File: flow/design.v
module fpadd (
    clk, reset, start,
    a, b,
    sum, 
    done
);
    input clk, reset, start;
    input [31:0] a, b;
    output [31:0] sum;
    output done;
    reg sign_a, sign_b, sign_r;
    reg [7:0] exp_a, exp_b, exp_r;
	reg [25:0] mant_a, mant_b;
    reg [25:0] mant_r;
	reg [31:0] sum;  
	reg done;
    reg [23:0] mant_sum;
    parameter IDLE = 3'b000;
    parameter SIGN = 3'b001;
    parameter SHIFT = 3'b010;
    parameter ADD = 3'b011;
	parameter RESSIGN = 3'b100;
    parameter NORM = 3'b101;
    parameter SEARCH = 3'b110;
	parameter FIN = 3'b111;
    reg[2:0] pres_state;
	always @(posedge clk) begin
	    if(reset) begin
			exp_a <= 0; exp_b <= 0; exp_r <= 0;
			mant_a <= 0; mant_b <= 0; mant_r <= 0;
			sign_a <= 0; sign_b <= 0; sign_r <= 0;
			done <= 0; sum <= 0; mant_sum <= 0;
    	end
    	else if(start) begin
	    	sign_a <= a[31];
	    	sign_b <= b[31];
			exp_a <= a[30:23];
			exp_b <= b[30:23];
			mant_a <= {3'b001, a[22:0]};  
			mant_b <= {3'b001, b[22:0]};  
	    	done <= 0;
	    	pres_state <= IDLE;
	    end
	    else begin
	    	case(pres_state)
			IDLE:  
	    	begin
		    	if ((exp_a == 8'b0) && (mant_a[22:0] == 22'b0 && mant_a[23] == 1'b1)) begin
					sum <= {sign_b, exp_b, mant_b[22:0]};
					done <= 1;
					pres_state <= FIN;
		    	end
	    		else if ((exp_b == 8'b0) && (mant_b[22:0] == 22'b0 && mant_b[23] == 1'b1)) begin
					sum <= {sign_a, exp_a, mant_a[22:0]};
					done <= 1;
					pres_state <= FIN;
		    	end
				else if (exp_a == 8'b11111111) begin
					sum <= {sign_a, exp_a, mant_a[22:0]};
					done <= 1;
					pres_state <= FIN;
				end
				else if (exp_b == 8'b11111111) begin
					sum <= {sign_b, exp_b, mant_b[22:0]};
					done <= 1;
					pres_state <= FIN;
				end
				else begin
					pres_state <= SIGN;
				end
			end	
			SIGN:  
			begin
				if (sign_a) begin
					mant_a <= ~mant_a + 1;
				end	
				if (sign_b) begin
					mant_b <= ~mant_b + 1;
				end	
				pres_state <= SHIFT;
			end
			SHIFT:  
			begin
				if(exp_a > exp_b) begin
					mant_b <= {sign_b, mant_b[25:1]};  
					exp_b <= exp_b + 1;
					exp_r <= exp_a;
				end
				else if(exp_a < exp_b) begin
					mant_a <= {sign_a, mant_a[25:1]};  
					exp_a <= exp_a + 1;
					exp_r <= exp_b;
				end
				else
					exp_r <= exp_a;
				pres_state <= (exp_a == exp_b) ? ADD : pres_state;
			end
			ADD:  
			begin
				mant_r <= mant_a + mant_b;
				pres_state <= RESSIGN;
			end
			RESSIGN:  
			begin
				if (mant_r[25] == 1) begin
					sign_r <= 1;
					mant_r <= -mant_r;
				end else begin
					sign_r <= 0;
				end
				pres_state <= NORM;
			end
			NORM:  
			begin
				if (mant_r == 0) begin
					exp_r <= 0;
					pres_state <= FIN;
				end else if ((mant_r[24] == 0) && (mant_r[23] == 1)) begin
					pres_state <= FIN;
				end else if (mant_r[24] == 1) begin
					mant_r <= mant_r >> 1;
					exp_r  <= exp_r + 1;
					pres_state <= FIN;
				end else
					pres_state <= SEARCH;
			end
			SEARCH:  
			begin
				if(mant_r[23] != 1) begin
					mant_r <= mant_r << 1;
					exp_r  <= exp_r - 1;
					pres_state <= SEARCH;
				end else
					pres_state <= FIN;
			end
			FIN:
			begin
				if (!done) begin
					sum <= {sign_r, exp_r, {mant_r[22:0]}};
					done <= 1;
				end
			end
			endcase
	    end
	end
endmodule
File: flow/run.sh
#!/bin/bash
# the make line also repeats each setting of config.mk as NAME=value (left out here)
make -C /OpenROAD-flow-scripts/flow DESIGN_CONFIG=/design/flow/config.mk WORK_HOME=/design/flow/orfs CLKGATE_MAP_FILE= finish
File: flow/config.mk
export PLATFORM = sky130hd
export DESIGN_NAME = fpadd
export DESIGN_NICKNAME = fpadd
export VERILOG_FILES = /design/flow/design.v
export SDC_FILE = /design/flow/constraint.sdc
export NUM_CORES = 4
export LEC_CHECK = 0
export ABC_AREA = 0
export CAP_MARGIN = 40
export CORE_MARGIN = 2
export CORE_UTILIZATION = 26
export CTS_CLUSTER_DIAMETER = 337
export GPL_ROUTABILITY_DRIVEN = 0
export GPL_TIMING_DRIVEN = 0
export PLACE_DENSITY_LB_ADDON = 0.12
export SLEW_MARGIN = 20
export TNS_END_PERCENT = 65
File: flow/constraint.sdc
create_clock -name core_clock -period 3.17 [get_ports {clk}]
set_input_delay 0.6340 -clock core_clock [delete_from_list [all_inputs] [get_ports {clk}]]
set_output_delay 0.6340 -clock core_clock [all_outputs]
set_load 0.01 [all_outputs]
==> results of run 1 <==
[metrics by stage]
| step | power, mW | utilization [%] | area, um^2 | setup slack [ps] |
|---|---|---|---|---|
| after detailed placement | 4.46 | 30.4 | 12700 | -638 |
| after global routing | 7.02 | 32.4 | 13500 | -34.6 |
| final | 6.71 | 32.4 | 13500 | 118 |
| after floorplan | 3.61 | - | 10900 | 343 |
| after global placement | 4.44 | 30.2 | 12600 | -702 |
| after CTS | 6.67 | 32.2 | 13500 | 16.6 |
[layer usage]
| metal | part of all wire [%] | wire length, um | up-vias | GRT usage, % |
|---|---|---|---|---|
| met5 | 0 | 0 | - | 0 |
| met4 | 3.1 | 1600 | 0 | 8.52 |
| met3 | 6.0 | 3110 | 71 | 3.47 |
| met2 | 46 | 23700 | 441 | 38.0 |
| met1 | 45 | 23400 | 6068 | 31.7 |
| li1 | - | - | 5795 | - |
[cell type report]
class                      count  area [um^2]
fill                        4516        28200
tap                          539          674
clock inverter                12          156
sequential                   146         2940
multi-input combinational   1130         7390
clock buffer                  20          447
timing repair buffer         110         1110
inverter                      75          282
buffer                       116          529
[what timing repair did]
action,CTS,global route
setup endpoints to repair,71,94
buffers inserted,2,0
resized,35,34
gates cloned,0,0
==> impl_metrics.env, run 1 <==
# yosys + openroad results
export IMPL_area_leaders="dfxtp_1 (27%), ha_1 (4.8%), a21oi_1 (4.8%)"
export IMPL_grt_pass1_vias=11700
export IMPL_drc=0
export IMPL_synth_avg_cell_area_um2=7.43
export IMPL_post_place_cells=2119
export IMPL_post_synth_top_count_cell="dfxtp_1"
export IMPL_cts_buffer_depth=2
export IMPL_io_pins=100
export IMPL_coreArea_um2=41800
export IMPL_diodes=0
export IMPL_drt_first_pass_iters=6
export IMPL_p_leak_nw=4.77
export IMPL_switching_share_pct=39.0
export IMPL_async_flop_share_pct=0
export IMPL_cts_root_buf="clkbuf_16"
export IMPL_p_comb_mw=2.32
export IMPL_stdcell_count=2148
export IMPL_die_x_um=209
export IMPL_vdd_drop_max_mv=0.421
export IMPL_grt_usage_pct=23.5
export IMPL_whs_endpoint="sum[28]$_SDFFE_PP0P_"
export IMPL_min_path_cells=2
export IMPL_std_cell_rows=75
export IMPL_hold_start="sum[28]$_SDFFE_PP0P_"
export IMPL_tool_warnings=30
export IMPL_timing_hold_ws_ps=475
export IMPL_ant_nets=0
export IMPL_synth_edff_count=1
export IMPL_worstPathMaxFanout=10
export IMPL_cts_hold_buffers=0
export IMPL_die_area_um2=43700
export IMPL_cp_end_kind="flip-flop"
export IMPL_p_clk_share_pct=32.3
export IMPL_status="finished clean"
export IMPL_p_int_mw=4.09
export IMPL_syn_num_nets=1582
export IMPL_dp_hpwl_mm=40.1
export IMPL_synth_xor_area_share_pct=3.92
export IMPL_powerSeq_mw=2.22
export IMPL_critPathKind="reg -> reg"
export IMPL_critPathLaunchType="flip-flop"
export IMPL_finalSetupTns_ps=0
export IMPL_synth_area_um2=10900
export IMPL_cp_depth=12
export IMPL_cpPeakStageDelay_ps=490
export IMPL_ys_seq_share_pct=26.8
export IMPL_crit_slowest_cell="or4_4"
export IMPL_numPortBuffers=99
export IMPL_skew_ps=14.9
export IMPL_cts_tree="done"
export IMPL_period_used_pct=96.3
export IMPL_min_path_type="reg -> reg"
export IMPL_cts_sinks=146
export IMPL_netlist_top_cells_count="dfxtp_1 (145), nand2_1 (129), nor2_1 (125)"
export IMPL_setup_viol=0
export IMPL_logic_family="AND-OR/OR-AND gates"
export IMPL_cts_buffers=17
export IMPL_ys_sh_adder_pct=4.99
export IMPL_power_clock_mw=2.17
export IMPL_r2r_end="sum[31]$_SDFFE_PP0P_"
export IMPL_detail_route_wl_per_cell_um=24.1
export IMPL_r2r_start="mant_b[1]$_SDFFE_PP0P_"
export IMPL_crit_chain="inv_1, ha_1, or3b_4, or4_4, buf_6, nor4_4, buf_4, o41ai_2, a211o_1, nand2_4, buf_4, o22ai_1"
export IMPL_cp_num_buf_inv=4
export IMPL_tightest_slew_ps=896
export IMPL_path_clk_slew_ps=70
export IMPL_critPathRequiredTime_ps=3500
export IMPL_synthCells=1472
export IMPL_synth_compound_area_share_pct=32.2
export IMPL_drv_slew=0
export IMPL_slew_headroom_pct=40.3
export IMPL_mux_share_pct=2.27
export IMPL_top_area_share_pct=26.5
export IMPL_post_route_min_period_ps=3050
export IMPL_ys_cells=1472
export IMPL_numSynthFlops=146
export IMPL_hold_viol=0
export IMPL_synth_simple_area_share_pct=22.6
export IMPL_fp_utilization_pct=26.2
export IMPL_grt_overflow=0
export IMPL_htreeDepth=4
export IMPL_wl_mm=51.8
export IMPL_timing_fmax_mhz=328
export IMPL_pwr_density_cell_nw_per_um2=496
export IMPL_die_height_um=209
export IMPL_reg2reg_depth=12
export IMPL_top_power_group="combinational logic"
export IMPL_grt_max_degree=17
export IMPL_ys_flop_type="dfxtp_1"
export IMPL_vias=12400
export IMPL_r2r_setup_slack_ps=120
export IMPL_antenna_found_initial=0
export IMPL_path_delay_family="simple AND/OR/NAND/NOR gates"
export IMPL_nets=1706
export IMPL_cpMostUsedCell="buf_4"
export IMPL_grt_pass1_wl_mm=76.7
export IMPL_cp_arrival_ps=3380
export IMPL_yosys_area_um2=10900
export IMPL_drtIter0Drc=1209
export IMPL_power_sequential_fraction_pct=33.1
export IMPL_combPwrFrac_pct=34.6
export IMPL_yosysTopAreaCell="dfxtp_1"
export IMPL_area_growth_syn_to_layout_pct=23.7
export IMPL_synth_cell_types=78
export IMPL_p_sw_mw=2.61
export IMPL_crit_end="sum[31]$_SDFFE_PP0P_"
export IMPL_insertion_delay_ps=460
export IMPL_routed_via_density=5.76
export IMPL_yosys_warnings=1
export IMPL_rsz0062_at_grt="true"
export IMPL_maxCapViolCount=0
export IMPL_cp_startpoint="mant_b[1]$_SDFFE_PP0P_"
==> run 2, diff against run 1 <==
CAP_MARGIN = 5   (was 40)
CORE_MARGIN = 9   (was 2)
CORE_UTILIZATION = 55   (was 26)
CTS_CLUSTER_DIAMETER = 331   (was 337)
CTS_CLUSTER_SIZE = 98   (was not set)
GPL_TIMING_DRIVEN = not set   (was 0)
PLACE_DENSITY_LB_ADDON = 0.22   (was 0.12)
SETUP_SLACK_MARGIN = -0.2   (was not set)
TNS_END_PERCENT = 70   (was 65)
clock period = 2.17 ns   (was 3.17 ns; I/O delays follow)
==> run 2 against run 1 <==
  * Now fails the layout checks on setup timing
  * Register-to-register slack got worse by 810 ps
  * Global-route usage increased by 9.8 points
  * Sequential power increased by 44%
  * Combinational power up 120%
  * Critical endpoint is now sum[3]$_SDFFE_PP0P_
  * Highest routed layer unchanged
==> impl_metrics.env, run 2 <==
# yosys + openroad results
export IMPL_status="failed layout checks"
export IMPL_failed_checks="setup timing"
export IMPL_cp_num_buf_inv=3
export IMPL_dp_hpwl_mm=31.2
export IMPL_drtIter0Drc=3470
export IMPL_coreArea_um2=19500
export IMPL_cts_root_buf="clkbuf_16"
export IMPL_skew_ps=19.4
export IMPL_grt_pass1_wl_mm=69.6
export IMPL_critPathLaunchType="flip-flop"
export IMPL_cts_sinks=146
export IMPL_r2r_end="sum[3]$_SDFFE_PP0P_"
export IMPL_dp_slack_ps=-487
export IMPL_hold_start="start"
export IMPL_min_path_type="in -> reg"
export IMPL_post_route_util_pct=84.0
export IMPL_timing_fmax_mhz=350
export IMPL_area_leaders="dfxtp_1 (27%), ha_1 (4.8%), a21oi_1 (4.8%)"
export IMPL_vdd_drop_max_mv=0.646
export IMPL_final_fill_count=983
export IMPL_die_height_um=159
export IMPL_synth_compound_area_share_pct=32.2
export IMPL_top_area_share_pct=26.5
export IMPL_mux_share_pct=2.27
export IMPL_grt_usage_pct=33.3
export IMPL_maxCapViolCount=0
export IMPL_grt_pass1_vias=12900
export IMPL_p_sw_mw=4.43
export IMPL_power_sequential_fraction_pct=28.2
export IMPL_power_clock_mw=3.10
export IMPL_ys_seq_share_pct=26.8
export IMPL_cp_arrival_ps=3160
export IMPL_drc=0
export IMPL_p_comb_mw=5.04
export IMPL_p_leak_nw=6.38
export IMPL_p_int_mw=6.91
export IMPL_pwr_density_cell_nw_per_um2=692
export IMPL_powerSeq_mw=3.20
export IMPL_path_delay_family="simple AND/OR/NAND/NOR gates"
export IMPL_timing_hold_ws_ps=357
export IMPL_vias=15300
export IMPL_critPathRequiredTime_ps=2470
export IMPL_setup_viol=133
export IMPL_top_power_group="combinational logic"
export IMPL_tightest_slew_ps=1100
export IMPL_grt_overflow=0
export IMPL_nets=1919
export IMPL_netlist_top_cells_count="dfxtp_1 (145), nand2_1 (129), nor2_1 (125)"
export IMPL_detail_route_wl_per_cell_um=26.3
export IMPL_whs_endpoint="exp_b[6]$_SDFFE_PP0P_"
export IMPL_reg2reg_depth=11
export IMPL_crit_slowest_cell="or4_4"
export IMPL_std_cell_rows=51
export IMPL_path_clk_slew_ps=80
export IMPL_synth_avg_cell_area_um2=7.43
export IMPL_period_used_pct=132
export IMPL_critPathKind="reg -> reg"
export IMPL_crit_end="sum[3]$_SDFFE_PP0P_"
export IMPL_synth_cell_types=78
export IMPL_io_pins=100
export IMPL_numPortBuffers=99
export IMPL_switching_share_pct=39.1
export IMPL_die_area_um2=25300
export IMPL_cts_hold_buffers=0
export IMPL_ys_sh_adder_pct=4.99
export IMPL_rsz0062_at_grt="true"
export IMPL_fp_utilization_pct=56.0
export IMPL_routed_via_density=7.35
export IMPL_grt_max_degree=52
export IMPL_slew_headroom_pct=26.1
export IMPL_yosysTopAreaCell="dfxtp_1"
export IMPL_yosys_warnings=1
export IMPL_cp_startpoint="mant_b[0]$_SDFFE_PP0P_"
export IMPL_logic_family="AND-OR/OR-AND gates"
export IMPL_synth_edff_count=1
export IMPL_r2r_setup_slack_ps=-690
export IMPL_die_x_um=159
export IMPL_crit_chain="inv_2, ha_4, or3b_4, or4_4, nor4_4, buf_4, o41ai_4, a211o_1, nand2_4, clkbuf_16, o22ai_1"
export IMPL_area_growth_syn_to_layout_pct=49.9
export IMPL_cts_tree="done"
export IMPL_numSynthFlops=146
export IMPL_syn_num_nets=1582
export IMPL_cpPeakStageDelay_ps=540
export IMPL_ys_flop_type="dfxtp_1"
export IMPL_synth_xor_area_share_pct=3.92
export IMPL_hold_viol=0
export IMPL_finalWorstSetupSlack_ps=-687
export IMPL_synthCells=1472
export IMPL_p_clk_share_pct=27.3
export IMPL_drt_first_pass_iters=16
export IMPL_cp_end_kind="flip-flop"
export IMPL_yosys_area_um2=10900
export IMPL_htreeDepth=4
export IMPL_insertion_delay_ps=460
export IMPL_worstPathMaxFanout=15
export IMPL_wl_mm=54.9
export IMPL_drv_slew=0
export IMPL_cp_depth=11
export IMPL_ys_cells=1472
export IMPL_cts_buffers=17
export IMPL_r2r_start="mant_b[0]$_SDFFE_PP0P_"
export IMPL_synth_simple_area_share_pct=22.6
export IMPL_post_synth_top_count_cell="dfxtp_1"
export IMPL_post_route_min_period_ps=2860
export IMPL_antenna_found_initial=1
export IMPL_tool_warnings=32
export IMPL_async_flop_share_pct=0
export IMPL_min_path_cells=3
export IMPL_synth_area_um2=10900
export IMPL_combPwrFrac_pct=44.5
export IMPL_cts_buffer_depth=2
export IMPL_ant_nets=0
export IMPL_diodes=0
-- run 2: what timing repair did --
action / CTS / global route
setup endpoints to repair: 74 / 105
cloned: 0 / 3
gates resized: 81 / 187
pin swaps: 35 / 78
setup buffers: 7 / 28
-- run 2: stage by stage --
stage | instances | setup TNS, ps | area [um^2] | power [mW]
after CTS | 2062 | -25520 | 15300 | 10.2
final | 2085 | -50880 | 16400 | 11.3
after detailed placement | 2029 | -30510 | 14300 | 7.06
after floorplan | 1472 | -28310 | 11000 | 5.31
after global routing | 2085 | -59820 | 16400 | 11.6
after global placement | 2029 | -25120 | 14300 | 6.94
-- run 2: routing by layer --
layer	vias up	global-route usage (%)	share of wire, %
met4	0	16.1	8.5
met1	6989	44.0	34
met3	535	6.44	16
met2	1579	51.0	42
met5	-	0	0
li1	6216	-	-
-- run 2: final cells by class --
class / count / area, um^2 / area share, %
Multi-Input combinational cell: 1130 / 8450 / 51.5
Timing Repair Buffer: 439 / 3760 / 23.0
Sequential cell: 146 / 2990 / 18.2
Clock buffer: 22 / 474 / 2.89
Tap cell: 265 / 332 / 2.02
Inverter: 75 / 282 / 1.72
Clock inverter: 8 / 106 / 0.649
==> run 3, diff against run 2 <==
CAP_MARGIN = 15   (was 5)
CELL_PAD_IN_SITES_DETAIL_PLACEMENT = 2   (was not set)
CORE_ASPECT_RATIO = 1.88   (was not set)
CTS_CLUSTER_DIAMETER = 53   (was 331)
CTS_CLUSTER_SIZE = 20   (was 98)
GPL_TIMING_DRIVEN = 0   (was not set)
HOLD_SLACK_MARGIN = 0.07   (was not set)
MAX_ROUTING_LAYER = met5   (was not set)
MIN_ROUTING_LAYER = met1   (was not set)
PLACE_DENSITY = 0.53   (was not set)
PLACE_DENSITY_LB_ADDON = not set   (was 0.22)
SETUP_SLACK_MARGIN = 0.77   (was -0.2)
TNS_END_PERCENT = 45   (was 70)
clock period = 3.11 ns   (was 2.17 ns; I/O delays follow)
==> run 3 against run 2 <==
  * The run now fails in 3_5_place_dp
  * Die size up 1.0%
  * Area after synthesis unchanged
  * Synthesized cell count unchanged
==> impl_metrics.env, run 3 <==
# flow metrics
export IMPL_area_leaders="dfxtp_1 (27%), ha_1 (4.8%), a21oi_1 (4.8%)"
export IMPL_die_area_um2=25500
export IMPL_numSynthFlops=146
export IMPL_synth_avg_cell_area_um2=7.43
export IMPL_syn_num_nets=1582
export IMPL_yosysTopAreaCell="dfxtp_1"
export IMPL_die_height_um=211
export IMPL_synth_cell_types=78
export IMPL_ys_flop_type="dfxtp_1"
export IMPL_synth_xor_area_share_pct=3.92
export IMPL_lastStage="3_5_place_dp"
export IMPL_yosys_area_um2=10900
export IMPL_netlist_top_cells_count="dfxtp_1 (145), nand2_1 (129), nor2_1 (125)"
export IMPL_async_flop_share_pct=0
export IMPL_status="aborted with a tool error"
export IMPL_numPortBuffers=99
export IMPL_mux_share_pct=2.27
export IMPL_coreArea_um2=19500
export IMPL_logic_family="AND-OR/OR-AND gates"
export IMPL_io_pins=100
export IMPL_die_x_um=121
export IMPL_top_area_share_pct=26.5
export IMPL_synth_simple_area_share_pct=22.6
export IMPL_ys_seq_share_pct=26.8
export IMPL_synth_compound_area_share_pct=32.2
export IMPL_synth_edff_count=1
export IMPL_ys_sh_adder_pct=4.99
export IMPL_firstError="[ERROR DPL-0033] detailed placement checks failed during check placement."
export IMPL_yosys_warnings=1
export IMPL_synth_area_um2=10900
export IMPL_std_cell_rows=70
export IMPL_fp_utilization_pct=56.0
export IMPL_synthCells=1472
export IMPL_ys_cells=1472
export IMPL_post_synth_top_count_cell="dfxtp_1"
[run 3: metrics by stage]
stage	cell area, um^2	instances	power (mW)	hold WS (ps)
after floorplan	11000	1472	3.70	463
after global placement	12300	1823	4.41	460
==> run 4, diff against run 3 <==
ABC_AREA = 1   (was 0)
CAP_MARGIN = 5   (was 15)
CELL_PAD_IN_SITES_DETAIL_PLACEMENT = not set   (was 2)
CORE_ASPECT_RATIO = not set   (was 1.88)
CORE_MARGIN = 2   (was 9)
CORE_UTILIZATION = 70   (was 55)
CTS_CLUSTER_DIAMETER = 201   (was 53)
CTS_CLUSTER_SIZE = 72   (was 20)
GPL_TIMING_DRIVEN = not set   (was 0)
HOLD_SLACK_MARGIN = 0.29   (was 0.07)
MAX_ROUTING_LAYER = not set   (was met5)
MIN_ROUTING_LAYER = not set   (was met1)
PLACE_DENSITY = not set   (was 0.53)
SETUP_SLACK_MARGIN = -0.08   (was 0.77)
TNS_END_PERCENT = 70   (was 45)
clock period = 2.31 ns   (was 3.11 ns; I/O delays follow)
==> run 4 against run 3 <==
  * Now fails the layout checks on setup timing
  * Synthesized cell count is 40% higher
  * Die size is 28% lower
  * Area after synthesis is 11% higher
==> impl_metrics.env, run 4 <==
# yosys + openroad results
export IMPL_status="failed layout checks"
export IMPL_failed_checks="setup timing"
export IMPL_post_route_min_period_ps=2370
export IMPL_post_place_cells=2388
export IMPL_io_pins=100
export IMPL_grt_overflow=0
export IMPL_p_comb_mw=6.48
export IMPL_p_int_mw=6.76
export IMPL_yosys_warnings=1
export IMPL_vias=15700
export IMPL_cpPeakStageDelay_ps=370
export IMPL_comb_area_um2=7930
export IMPL_skew_ps=9.20
export IMPL_cp_num_buf_inv=2
export IMPL_mux_share_pct=0
export IMPL_min_path_type="reg -> reg"
export IMPL_async_flop_share_pct=0
export IMPL_insertion_delay_ps=450
export IMPL_area_growth_syn_to_layout_pct=18.6
export IMPL_tightest_slew_ps=643
export IMPL_finalSetupTns_ps=-172
export IMPL_period_used_pct=103
export IMPL_dp_hpwl_mm=33.1
export IMPL_worstPathMaxFanout=23
export IMPL_combPwrFrac_pct=50.0
export IMPL_whs_endpoint="sign_r$_SDFFE_PP0P_"
export IMPL_vdd_drop_max_mv=0.683
export IMPL_final_fill_count=1178
export IMPL_hold_viol=0
export IMPL_p_clk_share_pct=22.8
export IMPL_post_route_util_pct=83.8
export IMPL_top_power_group="combinational logic"
export IMPL_hold_start="sign_r$_SDFFE_PP0P_"
export IMPL_critPathRequiredTime_ps=2640
export IMPL_nets=2295
export IMPL_grt_use_met2_pct=73.2
export IMPL_detail_route_wl_per_cell_um=18.8
export IMPL_flop_area_um2=2930
export IMPL_cts_hold_buffers=0
export IMPL_numSynthFlops=146
export IMPL_cts_buffers=17
export IMPL_die_x_um=135
export IMPL_maxCapViolCount=0
export IMPL_timing_fmax_mhz=421
export IMPL_met1_usage_pct=61.1
export IMPL_coreArea_um2=17100
export IMPL_min_path_cells=2
export IMPL_drv_slew=0
export IMPL_drc=0
export IMPL_finalWorstSetupSlack_ps=-65.0
export IMPL_p_sw_mw=6.19
export IMPL_numPortBuffers=99
export IMPL_grt_pass1_vias=13900
export IMPL_critPathLaunchType="flip-flop"
export IMPL_power_sequential_fraction_pct=27.2
export IMPL_ant_nets=0
export IMPL_synth_simple_area_share_pct=39.2
export IMPL_crit_chain="inv_1, ha_1, nand3_1, nor2_2, nand4_1, nand2_2, buf_8, nand3_1, nand3_1, nand2_1, nor2_1, nor2_1"
export IMPL_pwr_density_cell_nw_per_um2=903
export IMPL_r2r_setup_slack_ps=-60
export IMPL_setup_viol=4
export IMPL_tool_warnings=32
export IMPL_dp_slack_ps=15.7
export IMPL_p_leak_nw=6.70
export IMPL_cts_tree="done"
export IMPL_die_height_um=135
export IMPL_cts_buffer_depth=2
export IMPL_area_leaders="dfxtp_1 (24%), nand2_1 (17%), nor2_1 (8.5%)"
export IMPL_power_clock_mw=2.95
export IMPL_drtIter0Drc=2634
export IMPL_synthCells=2067
export IMPL_grt_usage_pct=49.4
export IMPL_crit_end="sum[12]$_SDFFE_PP0P_"
export IMPL_syn_num_nets=2177
export IMPL_top_area_share_pct=24.0
export IMPL_fin_area_um2=14300
export IMPL_ys_cells=2067
export IMPL_met3_usage_pct=17.7
export IMPL_drt_first_pass_iters=12
export IMPL_ys_seq_share_pct=24.3
export IMPL_die_area_um2=18300
export IMPL_cpMostUsedCell="nand3_1"
export IMPL_timing_hold_ws_ps=479
export IMPL_grt_max_degree=60
export IMPL_netlist_top_cells_count="nand2_1 (559), nor2_1 (275), inv_1 (219)"
export IMPL_std_cell_rows=48
export IMPL_cp_end_kind="flip-flop"
export IMPL_post_synth_top_count_cell="nand2_1"
export IMPL_reg2reg_depth=12
export IMPL_cts_root_buf="clkbuf_16"
export IMPL_cp_startpoint="exp_b[1]$_SDFFE_PP0P_"
export IMPL_synth_area_um2=12100
export IMPL_r2r_start="exp_b[1]$_SDFFE_PP0P_"
export IMPL_htreeDepth=4
export IMPL_slew_headroom_pct=57.1
export IMPL_cp_arrival_ps=2710
export IMPL_crit_slowest_cell="dfxtp_1"
export IMPL_wl_mm=45.7
export IMPL_yosys_area_um2=12100
export IMPL_grt_pass1_wl_mm=70.8
export IMPL_critPathKind="reg -> reg"
export IMPL_logic_family="simple AND/OR/NAND/NOR gates"
export IMPL_synth_cell_types=49
export IMPL_fp_utilization_pct=70.7
export IMPL_stdcell_count=2424
export IMPL_r2r_end="sum[12]$_SDFFE_PP0P_"
export IMPL_yosysTopAreaCell="dfxtp_1"
export IMPL_path_clk_slew_ps=70
export IMPL_path_delay_family="simple AND/OR/NAND/NOR gates"
export IMPL_ys_sh_adder_pct=4.51
export IMPL_cts_sinks=146
export IMPL_synth_edff_count=1
export IMPL_cp_depth=12
export IMPL_powerSeq_mw=3.52
export IMPL_synth_compound_area_share_pct=18.7
export IMPL_place_area_um2=13700
export IMPL_busiest_layer="met2"
export IMPL_synth_avg_cell_area_um2=5.85
export IMPL_antenna_found_initial=3
export IMPL_routed_via_density=6.47
export IMPL_switching_share_pct=47.8
export IMPL_fin_total_pwr_mw=13.0
export IMPL_ys_flop_type="dfxtp_1"
export IMPL_synth_xor_area_share_pct=2.82
==> run 4: repair_timing <==
| action | CTS | global route |
|---|---|---|
| buffers inserted | 0 | 3 |
| resized | 0 | 20 |
| setup endpoints to repair | 0 | 56 |
==> run 4: cell type report <==
| class | instances | share of cell area [%] |
|---|---|---|
| flip-flops and latches | 146 | 20.4 |
| diodes | 1 | 0.0174 |
| inverters | 226 | 5.96 |
| clock buffers | 18 | 3.06 |
| clock inverters | 14 | 1.18 |
| repair buffers | 183 | 12.1 |
| well taps | 225 | 1.96 |
| multi-input cells | 1611 | 55.3 |
==> run 4: metal layers <==
metal	routed length (um)	up-vias
met1	16000	6837
met5	0	-
met4	3720	0
li1	-	7043
met3	7170	396
met2	18700	1419
==> run 5, diff against run 4 <==
ABC_AREA = 0   (was 1)
CORE_UTILIZATION = 50   (was 70)
CTS_CLUSTER_DIAMETER = not set   (was 201)
CTS_CLUSTER_SIZE = 20   (was 72)
GPL_ROUTABILITY_DRIVEN = 1   (was 0)
HOLD_SLACK_MARGIN = not set   (was 0.29)
PLACE_DENSITY_LB_ADDON = 0.22   (was not set)
SETUP_SLACK_MARGIN = not set   (was -0.08)
clock period = 2.17 ns   (was 2.31 ns; I/O delays follow)
==> run 5 against run 4 <==
  * The layout still fails its checks (setup timing)
  * Cell count is 12% lower
  * Core utilization decreased by 3.9 points
  * Clock-buffer cell count up 2
  * Synthesized cell count shrank 29%
  * Hold slack worse by 95 ps
  * Register-to-register slack lost 530 ps
  * Final area grew 20%
  * Via count shrank 8.8%
  * First-iteration DRC count shrank 17%
  * Clock power increased by 8.1%
==> impl_metrics.env, run 5 <==
# yosys + openroad results
export IMPL_status="failed layout checks"
export IMPL_failed_checks="setup timing"
export IMPL_min_path_cells=2
export IMPL_synth_compound_area_share_pct=32.2
export IMPL_p_clk_share_pct=27.3
export IMPL_period_used_pct=128
export IMPL_path_clk_slew_ps=70
export IMPL_cpMostUsedCell="or4_4"
export IMPL_power_clock_mw=3.19
export IMPL_rsz0062_at_grt="true"
export IMPL_ys_sh_adder_pct=4.99
export IMPL_netlist_top_cells_count="dfxtp_1 (145), nand2_1 (129), nor2_1 (125)"
export IMPL_cts_tree="done"
export IMPL_logic_family="AND-OR/OR-AND gates"
export IMPL_cp_num_buf_inv=2
export IMPL_cpPeakStageDelay_ps=600
export IMPL_p_comb_mw=5.32
export IMPL_synth_simple_area_share_pct=22.6
export IMPL_top_power_group="combinational logic"
export IMPL_comb_area_um2=8820
export IMPL_fp_utilization_pct=50.6
export IMPL_async_flop_share_pct=0
export IMPL_worstPathMaxFanout=8
export IMPL_place_area_um2=14500
export IMPL_ys_cells=1472
export IMPL_r2r_start="mant_b[6]$_SDFFE_PP0P_"
export IMPL_power_sequential_fraction_pct=27.2
export IMPL_synth_avg_cell_area_um2=7.43
export IMPL_hold_viol=0
export IMPL_crit_slowest_cell="or4_4"
export IMPL_tool_warnings=32
export IMPL_synth_edff_count=1
export IMPL_highest_layer="met4"
export IMPL_detail_route_wl_per_cell_um=22.8
export IMPL_wl_mm=48.7
export IMPL_path_delay_family="simple AND/OR/NAND/NOR gates"
export IMPL_post_route_min_period_ps=2770
export IMPL_r2r_end="sum[15]$_SDFFE_PP0P_"
export IMPL_ys_flop_type="dfxtp_1"
export IMPL_ys_seq_share_pct=26.8
export IMPL_critPathLaunchType="flip-flop"
export IMPL_grt_pass1_wl_mm=68.3
export IMPL_crit_chain="or4_4, or4_4, nor4_4, buf_4, o41ai_4, a211o_1, nand2_4, clkbuf_16, o22ai_1"
export IMPL_syn_num_nets=1582
export IMPL_flop_area_um2=3000
export IMPL_cts_hold_buffers=0
export IMPL_p_leak_nw=6.73
export IMPL_cp_startpoint="mant_b[6]$_SDFFE_PP0P_"
export IMPL_synth_cell_types=78
export IMPL_crit_end="sum[15]$_SDFFE_PP0P_"
export IMPL_grt_max_degree=63
export IMPL_numSynthFlops=146
export IMPL_post_route_util_pct=79.9
export IMPL_area_leaders="dfxtp_1 (27%), ha_1 (4.8%), a21oi_1 (4.8%)"
export IMPL_synthCells=1472
export IMPL_powerSeq_mw=3.18
export IMPL_cp_depth=9
export IMPL_top_area_share_pct=26.5
export IMPL_cts_sinks=146
export IMPL_antenna_found_initial=0
export IMPL_diodes=0
export IMPL_wl_met1_mm=18.5
export IMPL_maxCapViolCount=0
export IMPL_tightest_slew_ps=779
export IMPL_post_synth_top_count_cell="dfxtp_1"
export IMPL_slew_headroom_pct=47.8
export IMPL_whs_endpoint="exp_r[0]$_SDFFE_PP0P_"
export IMPL_cts_buffer_depth=2
export IMPL_cp_arrival_ps=3090
export IMPL_p_int_mw=7.29
export IMPL_vias=14300
export IMPL_min_path_type="in -> reg"
export IMPL_cts_buffers=17
export IMPL_cts_root_buf="clkbuf_16"
export IMPL_place_congestion=0.948
export IMPL_finalWorstSetupSlack_ps=-600
export IMPL_coreArea_um2=21600
export IMPL_yosysTopAreaCell="dfxtp_1"
export IMPL_yosys_warnings=1
export IMPL_cp_end_kind="flip-flop"
export IMPL_dp_hpwl_mm=30.7
export IMPL_io_pins=100
export IMPL_grt_pass1_vias=12800
export IMPL_finalSetupTns_ps=-30940
export IMPL_met2_length_mm=21.3
export IMPL_setup_viol=105
export IMPL_grt_usage_pct=36.4
export IMPL_htreeDepth=4
export IMPL_numPortBuffers=99
export IMPL_die_area_um2=23100
export IMPL_nets=1951
export IMPL_pwr_density_cell_nw_per_um2=677
export IMPL_insertion_delay_ps=440
export IMPL_vdd_drop_max_mv=0.529
export IMPL_area_growth_syn_to_layout_pct=57.9
export IMPL_critPathRequiredTime_ps=2490
export IMPL_drv_slew=0
export IMPL_yosys_area_um2=10900
export IMPL_combPwrFrac_pct=45.5
export IMPL_timing_fmax_mhz=361
export IMPL_r2r_setup_slack_ps=-600
export IMPL_fin_total_pwr_mw=11.7
export IMPL_hold_start="reset"
export IMPL_drc=0
export IMPL_reg2reg_depth=9
export IMPL_synth_xor_area_share_pct=3.92
export IMPL_drt_first_pass_iters=9
export IMPL_critPathKind="reg -> reg"
export IMPL_die_x_um=152
export IMPL_synth_area_um2=10900
export IMPL_mux_share_pct=2.27
export IMPL_die_height_um=152
export IMPL_skew_ps=10.8
export IMPL_routed_via_density=6.71
export IMPL_drtIter0Drc=2176
export IMPL_fin_area_um2=17300
export IMPL_switching_share_pct=37.7
export IMPL_final_fill_count=1323
export IMPL_std_cell_rows=54
export IMPL_ant_nets=0
export IMPL_p_sw_mw=4.41
export IMPL_grt_overflow=0
export IMPL_routed_wl_met3_mm=6.05
## run 5: repair_timing
action                                  in CTS  in global routing
pin swaps                                   95                127
setup buffers                               27                 26
gates cloned                                 2                  7
endpoints found under the setup margin     121                134
resized                                    170                194
## run 5: layout make-up
cell class	count	area share (%)
Multi-Input combinational cell	1130	51.1
Tap cell	280	2.03
Clock inverter	12	0.819
Inverter	75	1.66
Sequential cell	146	17.4
Clock buffer	20	2.77
Timing Repair Buffer	471	24.3
## run 5: routing by layer
metal,up-vias,track usage [%]
met1,6708,50.6
met2,1106,55.5
met3,226,6.87
met5,-,0
met4,0,15.0
li1,6281,-
## run 5: per-stage QoR
stage | setup slack [ps] | hold slack [ps] | cells
2_1_floorplan | -562 | 463 | 1472
3_3_place_gp | -483 | 463 | 2049
3_5_place_dp | -519 | 469 | 2049
4_1_cts | -509 | 358 | 2108
5_1_grt | -664 | 382 | 2134
6_report | -600 | 385 | 2134
==> run 6, diff against run 5 <==
ABC_AREA = not set   (was 0)
CAP_MARGIN = 20   (was 5)
CORE_UTILIZATION = 40   (was 50)
CTS_CLUSTER_SIZE = not set   (was 20)
GPL_ROUTABILITY_DRIVEN = not set   (was 1)
PLACE_DENSITY_LB_ADDON = not set   (was 0.22)
SETUP_SLACK_MARGIN = -0.31   (was not set)
TNS_END_PERCENT = not set   (was 70)
clock period = 3.66 ns   (was 2.17 ns; I/O delays follow)
==> run 6 against run 5 <==
  * Now clean on timing, DRC and antenna
  * Final area decreased by 26%
  * Sequential share of layout area is 5.7 points higher
  * Clock-buffer cell count is 1 lower
  * Setup slack better by 1100 ps
  * Area after synthesis unchanged
  * Via count shrank 19%
  * Combinational power decreased by 68%
  * Cell count decreased by 13%
  * Flip-flop count is the same
  * Total power is 53% lower
  * Core utilization fell by 32 points
  * Largest cell class unchanged
==> impl_metrics.env, run 6 <==
# yosys + openroad results
export IMPL_status="finished clean"
export IMPL_critPathLaunchType="flip-flop"
export IMPL_p_int_mw=3.44
export IMPL_cts_repair_resized=0
export IMPL_synth_compound_area_share_pct=32.2
export IMPL_fin_area_um2=12700
export IMPL_cts_buffer_depth=2
export IMPL_async_flop_share_pct=0
export IMPL_post_synth_top_count_cell="dfxtp_1"
export IMPL_drtIter0Drc=1164
export IMPL_grt_usage_pct=25.7
export IMPL_detail_route_wl_per_cell_um=20.2
export IMPL_cp_num_buf_inv=2
export IMPL_tool_warnings=29
export IMPL_worstPathMaxFanout=24
export IMPL_ys_flop_type="dfxtp_1"
export IMPL_cts_hold_buffers=0
export IMPL_vdd_drop_max_mv=0.298
export IMPL_rsz0062_at_grt="false"
export IMPL_min_path_cells=2
export IMPL_p_leak_nw=4.64
export IMPL_power_sequential_fraction_pct=35.5
export IMPL_synth_edff_count=1
export IMPL_ys_seq_share_pct=26.8
export IMPL_stdcell_count=1864
export IMPL_timing_fmax_mhz=312
export IMPL_top_area_share_pct=26.5
export IMPL_coreArea_um2=26900
export IMPL_grt_max_degree=75
export IMPL_yosysTopAreaCell="dfxtp_1"
export IMPL_fp_utilization_pct=40.7
export IMPL_synth_xor_area_share_pct=3.92
export IMPL_skew_ps=17.4
export IMPL_cp_arrival_ps=3500
export IMPL_std_cell_rows=60
export IMPL_whs_endpoint="sum[24]$_SDFFE_PP0P_"
export IMPL_p_sw_mw=2.02
export IMPL_hold_start="sum[24]$_SDFFE_PP0P_"
export IMPL_path_clk_slew_ps=70
export IMPL_p_comb_mw=1.72
export IMPL_r2r_end="sum[5]$_SDFFE_PP0P_"
export IMPL_crit_end="sum[5]$_SDFFE_PP0P_"
export IMPL_final_fill_count=2724
export IMPL_postCtsSetupBuffers=0
export IMPL_cpPeakStageDelay_ps=630
export IMPL_logic_family="AND-OR/OR-AND gates"
export IMPL_ys_sh_adder_pct=4.99
export IMPL_antenna_found_initial=0
export IMPL_mux_share_pct=2.27
export IMPL_post_route_util_pct=47.4
export IMPL_ys_cells=1472
export IMPL_insertion_delay_ps=430
export IMPL_pwr_density_cell_nw_per_um2=428
export IMPL_place_congestion=0.906
export IMPL_yosys_area_um2=10900
export IMPL_powerSeq_mw=1.94
export IMPL_cts_sinks=146
export IMPL_io_pins=100
export IMPL_drt_first_pass_iters=6
export IMPL_cts_root_buf="clkbuf_16"
export IMPL_synth_area_um2=10900
export IMPL_critPathKind="reg -> reg"
export IMPL_reg2reg_depth=10
export IMPL_numSynthFlops=146
export IMPL_place_area_um2=12200
export IMPL_numPortBuffers=99
export IMPL_wl_mm=37.6
export IMPL_min_path_type="reg -> reg"
export IMPL_setup_viol=0
export IMPL_path_delay_family="simple AND/OR/NAND/NOR gates"
export IMPL_post_place_cells=1832
export IMPL_critPathRequiredTime_ps=3950
export IMPL_netlist_top_cells_count="dfxtp_1 (145), nand2_1 (129), nor2_1 (125)"
export IMPL_syn_num_nets=1582
export IMPL_vias=11700
export IMPL_combPwrFrac_pct=31.5
export IMPL_grt_overflow=0
export IMPL_tightest_slew_ps=980
export IMPL_die_height_um=169
export IMPL_grt_pass1_vias=10300
export IMPL_die_x_um=169
export IMPL_routed_via_density=6.25
export IMPL_ant_nets=0
export IMPL_crit_chain="inv_1, ha_1, nor3b_1, and3_1, and4_1, o41ai_1, a21oi_2, nand2_1, buf_4, o22ai_1"
export IMPL_yosys_warnings=1
export IMPL_grt_pass1_wl_mm=58.4
export IMPL_cp_depth=10
export IMPL_diodes=0
export IMPL_post_route_min_period_ps=3200
export IMPL_hold_viol=0
export IMPL_dp_hpwl_mm=27.3
export IMPL_fin_total_pwr_mw=5.46
export IMPL_cp_startpoint="mant_a[1]$_SDFFE_PP0P_"
export IMPL_p_clk_share_pct=32.9
export IMPL_area_leaders="dfxtp_1 (27%), ha_1 (4.8%), a21oi_1 (4.8%)"
export IMPL_crit_slowest_cell="o41ai_1"
export IMPL_die_area_um2=28700
export IMPL_r2r_setup_slack_ps=460
export IMPL_synthCells=1472
export IMPL_synth_cell_types=78
export IMPL_nets=1620
export IMPL_drv_slew=0
export IMPL_switching_share_pct=36.9
export IMPL_power_clock_mw=1.80
export IMPL_cp_end_kind="flip-flop"
export IMPL_area_growth_syn_to_layout_pct=16.5
export IMPL_period_used_pct=87.5
export IMPL_r2r_start="mant_a[1]$_SDFFE_PP0P_"
export IMPL_maxCapViolCount=0
export IMPL_slew_headroom_pct=34.6
export IMPL_synth_avg_cell_area_um2=7.43
export IMPL_drc=0
export IMPL_htreeDepth=4
export IMPL_cts_tree="done"
export IMPL_cts_buffers=17
export IMPL_finalSetupTns_ps=0
export IMPL_synth_simple_area_share_pct=22.6
export IMPL_top_power_group="registers"
-- run 6: area by class of cell --
cell class,count,area (um^2),area share (%)
multi-input combinational,1130,7210,56.6
sequential,146,2940,23.0
timing repair buffer,140,1300,10.2
clock buffer,19,433,3.40
tap,341,427,3.35
inverter,75,282,2.21
clock inverter,13,149,1.17
-- run 6: layer usage --
metal,vias up,global-route usage [%],wire length [um],share of wire [%]
met1,5530,38.6,17700,47
met4,0,6.76,703,1.9
met5,-,0,0,0
li1,5609,-,-,-
met2,476,38.3,16400,44
met3,35,3.61,2850,7.6
-- run 6: metrics by stage --
step,hold slack (ps),worst slack [ps]
floorplan,463,833
global placement,468,597
detailed placement,479,508
CTS,489,488
global route,511,194
finish,490,456
==> run 7, diff against run 6 <==
CORE_UTILIZATION = 64   (was 40)
SETUP_SLACK_MARGIN = not set   (was -0.31)
clock period = 3.39 ns   (was 3.66 ns; I/O delays follow)
==> run 7 against run 6 <==
  * Cell count fell by 5.3%
  * Setup slack got worse by 99 ps
  * Hold slack got worse by 14 ps
  * Non-clock buffer count rose by 22
  * Clock skew fell by 1.7 ps
  * Die size fell by 37%
  * Synthesized cell count did not move
  * Via count rose by 6.3%
  * Wire length fell by 0.60%
  * Highest routed layer is now met5
==> impl_metrics.env, run 7 <==
# yosys + openroad results
export IMPL_cts_tree="done"
export IMPL_yosys_warnings=1
export IMPL_synth_area_um2=10900
export IMPL_grt_max_degree=76
export IMPL_drc=0
export IMPL_ys_flop_type="dfxtp_1"
export IMPL_syn_num_nets=1582
export IMPL_timing_fmax_mhz=330
export IMPL_mux_share_pct=2.27
export IMPL_post_synth_top_count_cell="dfxtp_1"
export IMPL_place_congestion=0.995
export IMPL_power_clock_mw=1.94
export IMPL_path_clk_slew_ps=60
export IMPL_period_used_pct=89.5
export IMPL_drv_slew=0
export IMPL_p_leak_nw=4.77
export IMPL_area_leaders="dfxtp_1 (27%), ha_1 (4.8%), a21oi_1 (4.8%)"
export IMPL_reg2reg_depth=9
export IMPL_synth_simple_area_share_pct=22.6
export IMPL_yosys_area_um2=10900
export IMPL_cp_arrival_ps=3350
export IMPL_dp_slack_ps=491
export IMPL_maxCapViolCount=0
export IMPL_cts_sinks=146
export IMPL_die_height_um=135
export IMPL_vias=12400
export IMPL_worstPathMaxFanout=27
export IMPL_synth_compound_area_share_pct=32.2
export IMPL_path_delay_family="AND-OR/OR-AND gates"
export IMPL_cpPeakStageDelay_ps=750
export IMPL_area_growth_syn_to_layout_pct=17.0
export IMPL_grt_pass1_wl_mm=58.8
export IMPL_cts_repair_resized=0
export IMPL_htreeDepth=4
export IMPL_p_sw_mw=2.18
export IMPL_status="finished clean"
export IMPL_cp_startpoint="exp_b[2]$_SDFFE_PP0P_"
export IMPL_grt_overflow=0
export IMPL_min_path_cells=2
export IMPL_dp_hpwl_mm=26.4
export IMPL_crit_end="mant_b[11]$_SDFFE_PP0P_"
export IMPL_wl_mm=37.4
export IMPL_cts_root_buf="clkbuf_16"
export IMPL_insertion_delay_ps=440
export IMPL_logic_family="AND-OR/OR-AND gates"
export IMPL_cp_end_kind="flip-flop"
export IMPL_whs_endpoint="sum[27]$_SDFFE_PP0P_"
export IMPL_ys_sh_adder_pct=4.99
export IMPL_min_path_type="reg -> reg"
export IMPL_tool_warnings=31
export IMPL_vdd_drop_max_mv=0.375
export IMPL_routed_via_density=7.01
export IMPL_grt_usage_pct=40.7
export IMPL_top_power_group="registers"
export IMPL_cts_buffer_depth=2
export IMPL_nets=1642
export IMPL_postCtsSetupBuffers=0
export IMPL_drtIter0Drc=2028
export IMPL_die_area_um2=18100
export IMPL_synth_edff_count=1
export IMPL_cts_buffers=17
export IMPL_drt_first_pass_iters=7
export IMPL_ant_nets=0
export IMPL_crit_slowest_cell="o21a_1"
export IMPL_cp_num_buf_inv=1
export IMPL_hold_viol=0
export IMPL_pwr_density_cell_nw_per_um2=468
export IMPL_ys_seq_share_pct=26.8
export IMPL_finalWorstSetupSlack_ps=357
export IMPL_synth_cell_types=78
export IMPL_power_sequential_fraction_pct=34.3
export IMPL_skew_ps=15.7
export IMPL_hold_start="sum[27]$_SDFFE_PP0P_"
export IMPL_numSynthFlops=146
export IMPL_antenna_found_initial=1
export IMPL_powerSeq_mw=2.05
export IMPL_netlist_top_cells_count="dfxtp_1 (145), nand2_1 (129), nor2_1 (125)"
export IMPL_coreArea_um2=16600
export IMPL_ys_cells=1472
export IMPL_rsz0062_at_grt="false"
export IMPL_p_int_mw=3.80
export IMPL_fp_utilization_pct=65.7
export IMPL_std_cell_rows=47
export IMPL_yosysTopAreaCell="dfxtp_1"
export IMPL_grt_pass1_vias=11000
export IMPL_r2r_end="mant_b[11]$_SDFFE_PP0P_"
export IMPL_detail_route_wl_per_cell_um=21.2
export IMPL_diodes=0
export IMPL_r2r_setup_slack_ps=360
export IMPL_top_area_share_pct=26.5
export IMPL_crit_chain="inv_1, ha_1, nand3_1, a21oi_1, o31a_1, o21a_1, o21ai_0, a221oi_1, nor2_1"
export IMPL_cp_depth=9
export IMPL_setup_viol=0
export IMPL_synthCells=1472
export IMPL_combPwrFrac_pct=33.3
export IMPL_tightest_slew_ps=952
export IMPL_critPathRequiredTime_ps=3700
export IMPL_p_clk_share_pct=32.4
export IMPL_numPortBuffers=99
export IMPL_r2r_start="exp_b[2]$_SDFFE_PP0P_"
export IMPL_slew_headroom_pct=36.5
export IMPL_p_comb_mw=1.99
export IMPL_critPathLaunchType="flip-flop"
export IMPL_async_flop_share_pct=0
export IMPL_synth_xor_area_share_pct=3.92
export IMPL_post_route_min_period_ps=3030
export IMPL_io_pins=100
export IMPL_die_x_um=135
export IMPL_cts_hold_buffers=0
export IMPL_critPathKind="reg -> reg"
export IMPL_finalSetupTns_ps=0
export IMPL_synth_avg_cell_area_um2=7.43
export IMPL_switching_share_pct=36.4
==> run 7: per-layer routing <==
metal	up-vias	global-route usage, %	routed length [um]
met3	88	10.7	4940
met1	5734	58.6	15500
met5	-	0	12
met2	882	59.1	16000
met4	2	13.0	987
li1	5674	-	-
==> run 7: stage by stage <==
stage / area (um^2) / power, mW / cells / hold slack (ps) / util [%]
2_1_floorplan: 10900 / 3.37 / 1472 / 463 / -
3_3_place_gp: 12200 / 3.93 / 1733 / 465 / 73.3
3_5_place_dp: 12200 / 3.98 / 1733 / 472 / 73.3
4_1_cts: 12800 / 5.90 / 1765 / 478 / 76.9
5_1_grt: 12800 / 6.22 / 1765 / 498 / 76.9
6_report: 12800 / 5.99 / 1765 / 476 / 76.9
==> run 7: layout make-up <==
class                           instances  area [um^2]
Multi-Input combinational cell       1130         7210
Clock inverter                         12          129
Tap cell                              220          275
Timing Repair Buffer                  162         1490
Sequential cell                       146         2940
Fill cell                            1242         3850
Inverter                               75          282
Clock buffer                           20          467
==> run 8, diff against run 7 <==
ABC_AREA = 0   (was not set)
CAP_MARGIN = 5   (was 20)
CELL_PAD_IN_SITES_DETAIL_PLACEMENT = 0   (was not set)
CORE_ASPECT_RATIO = 1.45   (was not set)
CORE_MARGIN = 9   (was 2)
CORE_UTILIZATION = 55   (was 64)
CTS_CLUSTER_DIAMETER = 53   (was not set)
CTS_CLUSTER_SIZE = 20   (was not set)
GPL_ROUTABILITY_DRIVEN = 1   (was not set)
PLACE_DENSITY = 0.53   (was not set)
TNS_END_PERCENT = 70   (was not set)
clock period = 3.11 ns   (was 3.39 ns; I/O delays follow)
==> run 8 against run 7 <==
  * Critical endpoint is now sum[14]$_SDFFE_PP0P_
  * Global-route usage down 9.3 points
  * Final area rose by 3.8%
  * Clock skew down 5.9 ps
  * First-iteration DRC count shrank 29%
  * Sequential share of layout area is 0.84 points lower
  * Sequential power grew 8%
  * Fmax up 1.1%
==> impl_metrics.env, run 8 <==
# yosys + openroad results
export IMPL_numSynthFlops=146
export IMPL_p_clk_share_pct=33.3
export IMPL_std_cell_rows=61
export IMPL_cts_buffer_depth=2
export IMPL_ys_flop_type="dfxtp_1"
export IMPL_fin_total_pwr_mw=6.76
export IMPL_combPwrFrac_pct=34.1
export IMPL_place_area_um2=12500
export IMPL_diodes=0
export IMPL_post_place_cells=1806
export IMPL_slew_headroom_pct=27.6
export IMPL_final_fill_count=1735
export IMPL_die_height_um=188
export IMPL_pwr_density_cell_nw_per_um2=509
export IMPL_yosysTopAreaCell="dfxtp_1"
export IMPL_maxCapViolCount=0
export IMPL_synth_cell_types=78
export IMPL_path_clk_slew_ps=60
export IMPL_area_growth_syn_to_layout_pct=21.4
export IMPL_routed_wl_met3_mm=2.99
export IMPL_netlist_top_cells_count="dfxtp_1 (145), nand2_1 (129), nor2_1 (125)"
export IMPL_finalSetupTns_ps=0
export IMPL_ys_seq_share_pct=26.8
export IMPL_yosys_warnings=1
export IMPL_fin_area_um2=13300
export IMPL_flop_area_um2=2940
export IMPL_critPathLaunchType="flip-flop"
export IMPL_cp_arrival_ps=3310
export IMPL_switching_share_pct=36.1
export IMPL_cp_end_kind="flip-flop"
export IMPL_mux_share_pct=2.27
export IMPL_post_route_min_period_ps=3000
export IMPL_antenna_found_initial=0
export IMPL_whs_endpoint="sum[8]$_SDFFE_PP0P_"
export IMPL_comb_area_um2=7260
export IMPL_grt_usage_pct=31.3
export IMPL_cpPeakStageDelay_ps=600
export IMPL_synth_area_um2=10900
export IMPL_synth_xor_area_share_pct=3.92
export IMPL_cts_sinks=146
export IMPL_cts_hold_buffers=0
export IMPL_highest_layer="met4"
export IMPL_p_comb_mw=2.31
export IMPL_wl_met1_mm=16.2
export IMPL_path_delay_family="simple AND/OR/NAND/NOR gates"
export IMPL_insertion_delay_ps=430
export IMPL_p_sw_mw=2.44
export IMPL_r2r_end="sum[14]$_SDFFE_PP0P_"
export IMPL_cts_buffers=17
export IMPL_grt_pass1_wl_mm=64.4
export IMPL_numPortBuffers=99
export IMPL_stdcell_count=1842
export IMPL_nets=1687
export IMPL_power_sequential_fraction_pct=32.7
export IMPL_dp_hpwl_mm=30.3
export IMPL_worstPathMaxFanout=24
export IMPL_setup_viol=0
export IMPL_ant_nets=0
export IMPL_grt_pass1_vias=11800
export IMPL_grt_max_degree=50
export IMPL_routed_via_density=6.71
export IMPL_timing_hold_ws_ps=473
export IMPL_synth_avg_cell_area_um2=7.43
export IMPL_hold_start="sum[8]$_SDFFE_PP0P_"
export IMPL_grt_overflow=0
export IMPL_critPathRequiredTime_ps=3420
export IMPL_tool_warnings=31
export IMPL_place_congestion=0.958
export IMPL_top_area_share_pct=26.5
export IMPL_detail_route_wl_per_cell_um=22.1
export IMPL_min_path_cells=2
export IMPL_period_used_pct=96.5
export IMPL_status="finished clean"
export IMPL_die_area_um2=25400
export IMPL_vdd_drop_max_mv=0.444
export IMPL_power_clock_mw=2.25
export IMPL_htreeDepth=4
export IMPL_reg2reg_depth=11
export IMPL_tightest_slew_ps=1090
export IMPL_critPathKind="reg -> reg"
export IMPL_vias=12400
export IMPL_p_leak_nw=5.05
export IMPL_drt_first_pass_iters=6
export IMPL_logic_family="AND-OR/OR-AND gates"
export IMPL_crit_chain="inv_1, ha_1, or3b_4, or4_4, nor4_4, buf_4, o21bai_4, buf_6, or3_1, o221ai_1, o22ai_1"
export IMPL_coreArea_um2=19400
export IMPL_cp_startpoint="mant_b[0]$_SDFFE_PP0P_"
export IMPL_cp_num_buf_inv=3
export IMPL_finalWorstSetupSlack_ps=108
export IMPL_area_leaders="dfxtp_1 (27%), ha_1 (4.8%), a21oi_1 (4.8%)"
export IMPL_wl_mm=40.8
export IMPL_hold_viol=0
export IMPL_fp_utilization_pct=56.4
export IMPL_min_path_type="reg -> reg"
export IMPL_synthCells=1472
export IMPL_powerSeq_mw=2.21
export IMPL_die_x_um=135
export IMPL_syn_num_nets=1582
export IMPL_synth_edff_count=1
export IMPL_ys_sh_adder_pct=4.99
export IMPL_drc=0
export IMPL_r2r_setup_slack_ps=110
export IMPL_async_flop_share_pct=0
export IMPL_cts_root_buf="clkbuf_16"
export IMPL_synth_simple_area_share_pct=22.6
export IMPL_top_power_group="combinational logic"
export IMPL_yosys_area_um2=10900
export IMPL_io_pins=100
export IMPL_drtIter0Drc=1447
export IMPL_post_route_util_pct=68.5
export IMPL_timing_fmax_mhz=333
export IMPL_post_synth_top_count_cell="dfxtp_1"
export IMPL_dp_slack_ps=198
export IMPL_skew_ps=9.79
export IMPL_r2r_start="mant_b[0]$_SDFFE_PP0P_"
export IMPL_ys_cells=1472
export IMPL_synth_compound_area_share_pct=32.2
export IMPL_drv_slew=0
export IMPL_p_int_mw=4.32
export IMPL_cp_depth=11
export IMPL_crit_end="sum[14]$_SDFFE_PP0P_"
export IMPL_crit_slowest_cell="or4_4"
export IMPL_cts_tree="done"
export IMPL_met2_length_mm=19.8
run 8: repair_timing:
action | in CTS | in global routing
endpoints found under the hold margin | 0 | 0
buffers inserted | 0 | 3
resized | 0 | 11
endpoints found under the setup margin | 0 | 20
run 8: metal layers:
| metal | vias to the layer above | track usage [%] |
|---|---|---|
| met4 | 0 | 14.2 |
| met2 | 623 | 52.8 |
| met5 | - | 0 |
| met3 | 109 | 4.33 |
| met1 | 5886 | 38.2 |
| li1 | 5749 | - |
run 8: final cells by class:
class                   instances  share of cell area, %
clock buffers                  17                   3.20
flip-flops and latches        146                   22.1
repair buffers                207                   14.0
multi-input cells            1130                   54.7
well taps                     252                   2.37
clock inverters                15                   1.55
inverters                      75                   2.12
==> run 9, diff against run 8 <==
ABC_AREA = 1   (was 0)
CAP_MARGIN = 20   (was 5)
CELL_PAD_IN_SITES_DETAIL_PLACEMENT = not set   (was 0)
CELL_PAD_IN_SITES_GLOBAL_PLACEMENT = 2   (was not set)
CORE_ASPECT_RATIO = 0.5   (was 1.45)
CORE_UTILIZATION = 42   (was 55)
CTS_CLUSTER_DIAMETER = 378   (was 53)
CTS_CLUSTER_SIZE = 98   (was 20)
GPL_ROUTABILITY_DRIVEN = not set   (was 1)
PLACE_DENSITY = 0.37   (was 0.53)
SETUP_SLACK_MARGIN = 0.09   (was not set)
TNS_END_PERCENT = not set   (was 70)
clock period = 5.0 ns   (was 3.11 ns; I/O delays follow)
==> run 9 against run 8 <==
  * Area after synthesis grew 11%
  * Cell count up 36%
  * Fmax is 2.5% lower
  * Critical endpoint is now mant_b[19]$_SDFFE_PP0P_
  * Combinational power rose by 16%
  * Sequential share of layout area shrank 0.94 points
  * Global-route usage shrank 3.9 points
  * Wire length rose by 23%
  * Hold slack improved by 4.5 ps
==> impl_metrics.env, run 9 <==
# yosys + openroad results
export IMPL_status="finished clean"
export IMPL_nets=2226
export IMPL_post_place_cells=2479
export IMPL_critPathLaunchType="flip-flop"
export IMPL_whs_endpoint="sign_r$_SDFFE_PP0P_"
export IMPL_cts_root_buf="clkbuf_16"
export IMPL_period_used_pct=61.5
export IMPL_r2r_start="exp_b[7]$_SDFFE_PP0P_"
export IMPL_htreeDepth=4
export IMPL_area_leaders="dfxtp_1 (24%), nand2_1 (17%), nor2_1 (8.5%)"
export IMPL_fin_area_um2=13900
export IMPL_numSynthFlops=146
export IMPL_tightest_slew_ps=898
export IMPL_power_clock_mw=1.37
export IMPL_final_fill_count=3075
export IMPL_power_sequential_fraction_pct=29.3
export IMPL_rsz0062_at_grt="false"
export IMPL_crit_chain="inv_1, ha_1, a21oi_1, o21a_1, nand2_1, nand2_1, nand2_1, nand3_1, buf_4, inv_1, o21ai_0, nor2_1"
export IMPL_cp_end_kind="flip-flop"
export IMPL_drt_first_pass_iters=6
export IMPL_cp_num_buf_inv=3
export IMPL_async_flop_share_pct=0
export IMPL_drv_slew=0
export IMPL_stdcell_count=2509
export IMPL_maxCapViolCount=0
export IMPL_top_power_group="combinational logic"
export IMPL_ys_sh_adder_pct=4.51
export IMPL_fp_utilization_pct=43.1
export IMPL_ys_seq_share_pct=24.3
export IMPL_timing_fmax_mhz=325
export IMPL_p_int_mw=2.97
export IMPL_drtIter0Drc=1584
export IMPL_detail_route_wl_per_cell_um=19.9
export IMPL_io_pins=100
export IMPL_routed_via_density=5.60
export IMPL_std_cell_rows=43
export IMPL_synth_xor_area_share_pct=2.82
export IMPL_antenna_found_initial=0
export IMPL_p_comb_mw=2.67
export IMPL_yosys_area_um2=12100
export IMPL_combPwrFrac_pct=46.7
export IMPL_synth_cell_types=49
export IMPL_cts_sinks=146
export IMPL_cp_startpoint="exp_b[7]$_SDFFE_PP0P_"
export IMPL_grt_usage_pct=27.4
export IMPL_path_delay_family="buffers and inverters"
export IMPL_top_area_share_pct=24.0
export IMPL_setup_viol=0
export IMPL_cp_depth=12
export IMPL_grt_max_degree=65
export IMPL_p_clk_share_pct=24.0
export IMPL_p_sw_mw=2.75
export IMPL_insertion_delay_ps=460
export IMPL_coreArea_um2=28000
export IMPL_grt_pass1_wl_mm=75.4
export IMPL_synth_avg_cell_area_um2=5.85
export IMPL_ys_cells=2067
export IMPL_critPathRequiredTime_ps=5350
export IMPL_critPathKind="reg -> reg"
export IMPL_die_area_um2=35600
export IMPL_cts_repair_resized=0
export IMPL_grt_pass1_vias=12400
export IMPL_cpPeakStageDelay_ps=440
export IMPL_synthCells=2067
export IMPL_slew_headroom_pct=40.1
export IMPL_netlist_top_cells_count="nand2_1 (559), nor2_1 (275), inv_1 (219)"
export IMPL_area_growth_syn_to_layout_pct=14.5
export IMPL_hold_start="sign_r$_SDFFE_PP0P_"
export IMPL_synth_area_um2=12100
export IMPL_switching_share_pct=48.1
export IMPL_hold_viol=0
export IMPL_synth_simple_area_share_pct=39.2
export IMPL_tool_warnings=32
export IMPL_cp_arrival_ps=3430
export IMPL_crit_slowest_cell="dfxtp_1"
export IMPL_cpMostUsedCell="nand2_1"
export IMPL_reg2reg_depth=12
export IMPL_ant_nets=0
export IMPL_path_clk_slew_ps=70
export IMPL_min_path_type="reg -> reg"
export IMPL_skew_ps=16.6
export IMPL_post_route_util_pct=49.4
export IMPL_cts_hold_buffers=0
export IMPL_ys_flop_type="dfxtp_1"
export IMPL_powerSeq_mw=1.68
export IMPL_diodes=0
export IMPL_yosys_warnings=1
export IMPL_pwr_density_cell_nw_per_um2=413
export IMPL_cts_tree="done"
export IMPL_finalSetupTns_ps=0
export IMPL_post_synth_top_count_cell="nand2_1"
export IMPL_mux_share_pct=0
export IMPL_syn_num_nets=2177
export IMPL_place_congestion=0.984
export IMPL_wl_mm=50.0
export IMPL_die_x_um=258
export IMPL_logic_family="simple AND/OR/NAND/NOR gates"
export IMPL_yosysTopAreaCell="dfxtp_1"
export IMPL_place_area_um2=13300
export IMPL_p_leak_nw=6.31
export IMPL_r2r_end="mant_b[19]$_SDFFE_PP0P_"
export IMPL_timing_hold_ws_ps=477
export IMPL_synth_edff_count=1
export IMPL_crit_end="mant_b[19]$_SDFFE_PP0P_"
export IMPL_cts_buffers=17
export IMPL_drc=0
export IMPL_min_path_cells=2
export IMPL_postCtsSetupBuffers=0
export IMPL_r2r_setup_slack_ps=1920
export IMPL_grt_overflow=0
export IMPL_vdd_drop_max_mv=0.282
export IMPL_die_height_um=138
export IMPL_numPortBuffers=99
export IMPL_dp_hpwl_mm=38.6
export IMPL_synth_compound_area_share_pct=18.7
export IMPL_post_route_min_period_ps=3080
export IMPL_vias=14100
export IMPL_worstPathMaxFanout=34
export IMPL_cts_buffer_depth=2
[run 9: stage by stage]
| step | setup WS [ps] | power, mW |
|---|---|---|
| 3_5_place_dp | 1600 | 4.29 |
| 2_1_floorplan | 2740 | 3.43 |
| 6_report | 1920 | 5.72 |
| 4_1_cts | 1920 | 5.66 |
| 5_1_grt | 1600 | 6.10 |
| 3_3_place_gp | 1680 | 4.30 |
[run 9: area by class of cell]
cell class | count | area (um^2) | area share (%)
multi-input combinational | 1611 | 7880 | 56.9
sequential | 146 | 2930 | 21.2
timing repair buffer | 114 | 1110 | 8.02
inverter | 226 | 850 | 6.13
tap | 382 | 478 | 3.45
clock buffer | 18 | 450 | 3.25
clock inverter | 12 | 145 | 1.05
[run 9: per-layer routing]
layer  share of wire (%)  global-route usage (%)  up-vias
met5                   0                       0        -
met1                  48                    39.9     6540
li1                    -                       -     6899
met2                  42                    41.2      570
met4                 1.6                    6.29        0
met3                 8.2                    4.83       50
Power figures rest on the tool's default switching activity, not on a simulated workload.
